==> 07-25: inputs <==
==> flow/design.v <==
module exponent_multiplier (
    i_clk, i_rst_n,
    i_load, i_start, i_select,
    i_A, i_B,
    o_done, led_select, o_P,
	seg_i_A_ten, seg_i_A_unit, 
	seg_i_B_ten, seg_i_B_unit, 
	seg_o_P_thousand, seg_o_P_hundred, seg_o_P_ten, seg_o_P_unit
);
    input wire i_clk, i_rst_n;
    input wire i_load, i_start, i_select;
    input [3:0] i_A, i_B;
    output reg o_done, led_select;
    output reg [29:0] o_P;
	output reg [6:0] seg_i_A_ten, seg_i_A_unit;
	output reg [6:0] seg_i_B_ten, seg_i_B_unit;
	output reg [6:0] seg_o_P_thousand, seg_o_P_hundred, seg_o_P_ten, seg_o_P_unit;
    parameter IDLE = 3'b000, LOAD = 3'b001, CALC = 3'b010, FINISH = 3'b011;
    reg [2:0] current_state;
    reg [3:0] reg_A, reg_B;
	reg [3:0] led_reg_A, led_reg_B;
    reg [19:0] reg_A_shift;
    reg [29:0] reg_P_exp;
    reg [7:0] reg_P_mul;
    reg [3:0] counter_exp;
    reg [2:0] index_bit_B;
    reg exp_done, mul_done;
    always @(posedge i_clk or negedge i_rst_n) begin
        if (!i_rst_n) begin
            reg_A <= 4'b0;
            reg_B <= 4'b0;
            reg_P_exp <= 30'b1;
            reg_P_mul <= 8'b0;
            reg_A_shift <= 20'b0;
			led_reg_A <= 4'b0;	
			led_reg_B <= 4'b0;	
            o_done <= 0;
			led_select <= 0;
            o_P <= 30'b0;
            counter_exp <= 4'b0;
            index_bit_B <= 3'b0;
            exp_done <= 0;
            mul_done <= 0;
            current_state <= IDLE;
        end
        else begin
            case (current_state)
                IDLE: begin
                    reg_A <= 4'b0;
                    reg_B <= 4'b0;
                    reg_P_exp <= 30'b1;
                    reg_P_mul <= 8'b0;
                    reg_A_shift <= 20'b0;
                    o_done <= 0;
					led_select <= 0;
                    o_P <= 30'b0;
                    counter_exp <= 4'b0;
                    index_bit_B <= 3'b0;
                    exp_done <= 0;
                    mul_done <= 0;
                    if (!i_load) begin 
                        reg_A <= i_A;
						led_reg_A <= i_A;
                        reg_B <= i_B;
						led_reg_B <= i_B;
                        reg_A_shift <= {16'b0, i_A};
                        current_state <= LOAD;
                    end                    
                end    
                LOAD: begin                    
                    current_state <= (!i_start) ? CALC : LOAD;
                end
                CALC: begin
                    if (i_start) begin
                        if (!exp_done) begin
                            if (counter_exp < reg_B) begin
                                reg_P_exp <= reg_P_exp * reg_A;
                                counter_exp <= counter_exp + 1;
                            end
                            else begin
                                exp_done <= 1;
                            end
                        end
                        if (!mul_done) begin
                            if (index_bit_B < 4) begin
                                if (reg_B[index_bit_B]) begin
                                    reg_P_mul <= reg_P_mul + reg_A_shift[7:0];
                                end
                                reg_A_shift <= reg_A_shift << 1;
                                index_bit_B <= index_bit_B + 1;
                            end
                            else begin
                                mul_done <= 1;
                            end
                        end
                        if (exp_done && mul_done) begin
                            current_state <= FINISH;
                        end
                    end
                end
                FINISH: begin
                    o_done <= 1;
                    led_select <= !i_select;
                    if (!i_select) begin
                        o_P <= reg_P_exp;
                    end
                    else if (i_select) begin
                        o_P <= {22'b0, reg_P_mul};
                    end
                    if (!i_start) begin
                        current_state <= IDLE;
                    end
                end
            endcase
        end
    end
	always @(*) begin                 
		case (led_reg_A % 10)
			4'd0: seg_i_A_unit = 7'b1000000;
			4'd1: seg_i_A_unit = 7'b1111001;
			4'd2: seg_i_A_unit = 7'b0100100;
			4'd3: seg_i_A_unit = 7'b0110000;
			4'd4: seg_i_A_unit = 7'b0011001;
			4'd5: seg_i_A_unit = 7'b0010010;
			4'd6: seg_i_A_unit = 7'b0000010;
			4'd7: seg_i_A_unit = 7'b1111000;
			4'd8: seg_i_A_unit = 7'b0000000;
			4'd9: seg_i_A_unit = 7'b0010000;
			default: seg_i_A_unit = 7'b1000000;
		endcase
		case (led_reg_A / 10)
			4'd0: seg_i_A_ten = 7'b1000000;
			4'd1: seg_i_A_ten = 7'b1111001;
			4'd2: seg_i_A_ten = 7'b0100100;
			4'd3: seg_i_A_ten = 7'b0110000;
			4'd4: seg_i_A_ten = 7'b0011001;
			4'd5: seg_i_A_ten = 7'b0010010;
			4'd6: seg_i_A_ten = 7'b0000010;
			4'd7: seg_i_A_ten = 7'b1111000;
			4'd8: seg_i_A_ten = 7'b0000000;
			4'd9: seg_i_A_ten = 7'b0010000;
			default: seg_i_A_ten = 7'b1000000;
		endcase
		case (led_reg_B % 10)
			4'd0: seg_i_B_unit = 7'b1000000;
			4'd1: seg_i_B_unit = 7'b1111001;
			4'd2: seg_i_B_unit = 7'b0100100;
			4'd3: seg_i_B_unit = 7'b0110000;
			4'd4: seg_i_B_unit = 7'b0011001;
			4'd5: seg_i_B_unit = 7'b0010010;
			4'd6: seg_i_B_unit = 7'b0000010;
			4'd7: seg_i_B_unit = 7'b1111000;
			4'd8: seg_i_B_unit = 7'b0000000;
			4'd9: seg_i_B_unit = 7'b0010000;
			default: seg_i_B_unit = 7'b1000000;
		endcase
		case (led_reg_B / 10)
			4'd0: seg_i_B_ten = 7'b1000000;
			4'd1: seg_i_B_ten = 7'b1111001;
			4'd2: seg_i_B_ten = 7'b0100100;
			4'd3: seg_i_B_ten = 7'b0110000;
			4'd4: seg_i_B_ten = 7'b0011001;
			4'd5: seg_i_B_ten = 7'b0010010;
			4'd6: seg_i_B_ten = 7'b0000010;
			4'd7: seg_i_B_ten = 7'b1111000;
			4'd8: seg_i_B_ten = 7'b0000000;
			4'd9: seg_i_B_ten = 7'b0010000;
			default: seg_i_B_ten = 7'b1000000;
		endcase
		case (o_P % 10)
			4'd0: seg_o_P_unit = 7'b1000000;
			4'd1: seg_o_P_unit = 7'b1111001;
			4'd2: seg_o_P_unit = 7'b0100100;
			4'd3: seg_o_P_unit = 7'b0110000;
			4'd4: seg_o_P_unit = 7'b0011001;
			4'd5: seg_o_P_unit = 7'b0010010;
			4'd6: seg_o_P_unit = 7'b0000010;
			4'd7: seg_o_P_unit = 7'b1111000;
			4'd8: seg_o_P_unit = 7'b0000000;
			4'd9: seg_o_P_unit = 7'b0010000;
			default: seg_o_P_unit = 7'b1000000;
		endcase
		case ((o_P / 10) % 10)
			4'd0: seg_o_P_ten = 7'b1000000;
			4'd1: seg_o_P_ten = 7'b1111001;
			4'd2: seg_o_P_ten = 7'b0100100;
			4'd3: seg_o_P_ten = 7'b0110000;
			4'd4: seg_o_P_ten = 7'b0011001;
			4'd5: seg_o_P_ten = 7'b0010010;
			4'd6: seg_o_P_ten = 7'b0000010;
			4'd7: seg_o_P_ten = 7'b1111000;
			4'd8: seg_o_P_ten = 7'b0000000;
			4'd9: seg_o_P_ten = 7'b0010000;
			default: seg_o_P_ten = 7'b1000000;
		endcase
		case ((o_P / 100) % 10)
			4'd0: seg_o_P_hundred = 7'b1000000;
			4'd1: seg_o_P_hundred = 7'b1111001;
			4'd2: seg_o_P_hundred = 7'b0100100;
			4'd3: seg_o_P_hundred = 7'b0110000;
			4'd4: seg_o_P_hundred = 7'b0011001;
			4'd5: seg_o_P_hundred = 7'b0010010;
			4'd6: seg_o_P_hundred = 7'b0000010;
			4'd7: seg_o_P_hundred = 7'b1111000;
			4'd8: seg_o_P_hundred = 7'b0000000;
			4'd9: seg_o_P_hundred = 7'b0010000;
			default: seg_o_P_hundred = 7'b1000000;
		endcase
		case ((o_P / 1000) % 10)
			4'd0: seg_o_P_thousand = 7'b1000000;
			4'd1: seg_o_P_thousand = 7'b1111001;
			4'd2: seg_o_P_thousand = 7'b0100100;
			4'd3: seg_o_P_thousand = 7'b0110000;
			4'd4: seg_o_P_thousand = 7'b0011001;
			4'd5: seg_o_P_thousand = 7'b0010010;
			4'd6: seg_o_P_thousand = 7'b0000010;
			4'd7: seg_o_P_thousand = 7'b1111000;
			4'd8: seg_o_P_thousand = 7'b0000000;
			4'd9: seg_o_P_thousand = 7'b0010000;
			default: seg_o_P_thousand = 7'b1000000;		
		endcase
    end
endmodule
==> flow/run.sh <==
#!/bin/bash
# the make line also repeats each setting of config.mk as NAME=value (left out here)
make -C /OpenROAD-flow-scripts/flow DESIGN_CONFIG=/design/flow/config.mk WORK_HOME=/design/flow/orfs CLKGATE_MAP_FILE= finish
==> flow/config.mk <==
export PLATFORM = sky130hd
export DESIGN_NAME = exponent_multiplier
export DESIGN_NICKNAME = exponent_multiplier
export VERILOG_FILES = /design/flow/design.v
export SDC_FILE = /design/flow/constraint.sdc
export NUM_CORES = 4
export LEC_CHECK = 0
export ABC_AREA = 1
export CAP_MARGIN = 20
export CORE_MARGIN = 2
export CORE_UTILIZATION = 72
export CTS_CLUSTER_DIAMETER = 340
export CTS_CLUSTER_SIZE = 99
export PLACE_DENSITY = 0.85
export SETUP_SLACK_MARGIN = -1.38
export SLEW_MARGIN = 20
export TNS_END_PERCENT = 20
==> flow/constraint.sdc <==
create_clock -name core_clock -period 49.7 [get_ports {i_clk}]
set_input_delay 9.9400 -clock core_clock [delete_from_list [all_inputs] [get_ports {i_clk}]]
set_output_delay 9.9400 -clock core_clock [all_outputs]
set_load 0.01 [all_outputs]
==> inputs of 01-20, as changes to 07-25 <==
==> flow/config.mk (replaced) <==
export PLATFORM = sky130hd
export DESIGN_NAME = exponent_multiplier
export DESIGN_NICKNAME = exponent_multiplier
export VERILOG_FILES = /design/flow/design.v
export SDC_FILE = /design/flow/constraint.sdc
export NUM_CORES = 4
export LEC_CHECK = 0
export ABC_AREA = 1
export CAP_MARGIN = 20
export CORE_MARGIN = 2
export CORE_UTILIZATION = 58
export PLACE_DENSITY = 0.6
export SLEW_MARGIN = 20
==> flow/constraint.sdc (replaced) <==
create_clock -name core_clock -period 37.1 [get_ports {i_clk}]
set_input_delay 7.4200 -clock core_clock [delete_from_list [all_inputs] [get_ports {i_clk}]]
set_output_delay 7.4200 -clock core_clock [all_outputs]
set_load 0.01 [all_outputs]
==> impl_metrics.tcl <==
# implementation run metrics
set metrics [dict create \
    wl_met3_mm 10.6 \
    post-place-ws_ps -9550 \
    buffers 1928 \
    rows 96 \
    so.violations "negative setup slack" \
    status "finished with violations" \
    dp_cells 9943 \
    fp-utilization_pct 58.8 \
    setup_viol 7 \
    fin_ws_ps -9550 \
    met1_length_mm 58.5 \
]
(the above is from 01-20)
==> impl_metrics.tcl <==
# implementation run metrics
set metrics [dict create \
    status "finished with violations" \
    so.violations "negative setup slack" \
    syn_avg_cell_area_um2 5.52 \
    setup_viol 7 \
    fp-utilization_pct 73.0 \
    buffers 539 \
    port_buffers 94 \
    rows 86 \
    met1_length_mm 49.7 \
    dp_cells 8319 \
    cts_made_buffers 9 \
    route.detailed.drc 0 \
    htree_levels 3 \
    synth-seq-cells 107 \
    post-place-ws_ps -2630 \
    wl_met3_mm 13.9 \
    fin_ws_ps -2530 \
]
(the above is from 07-25)
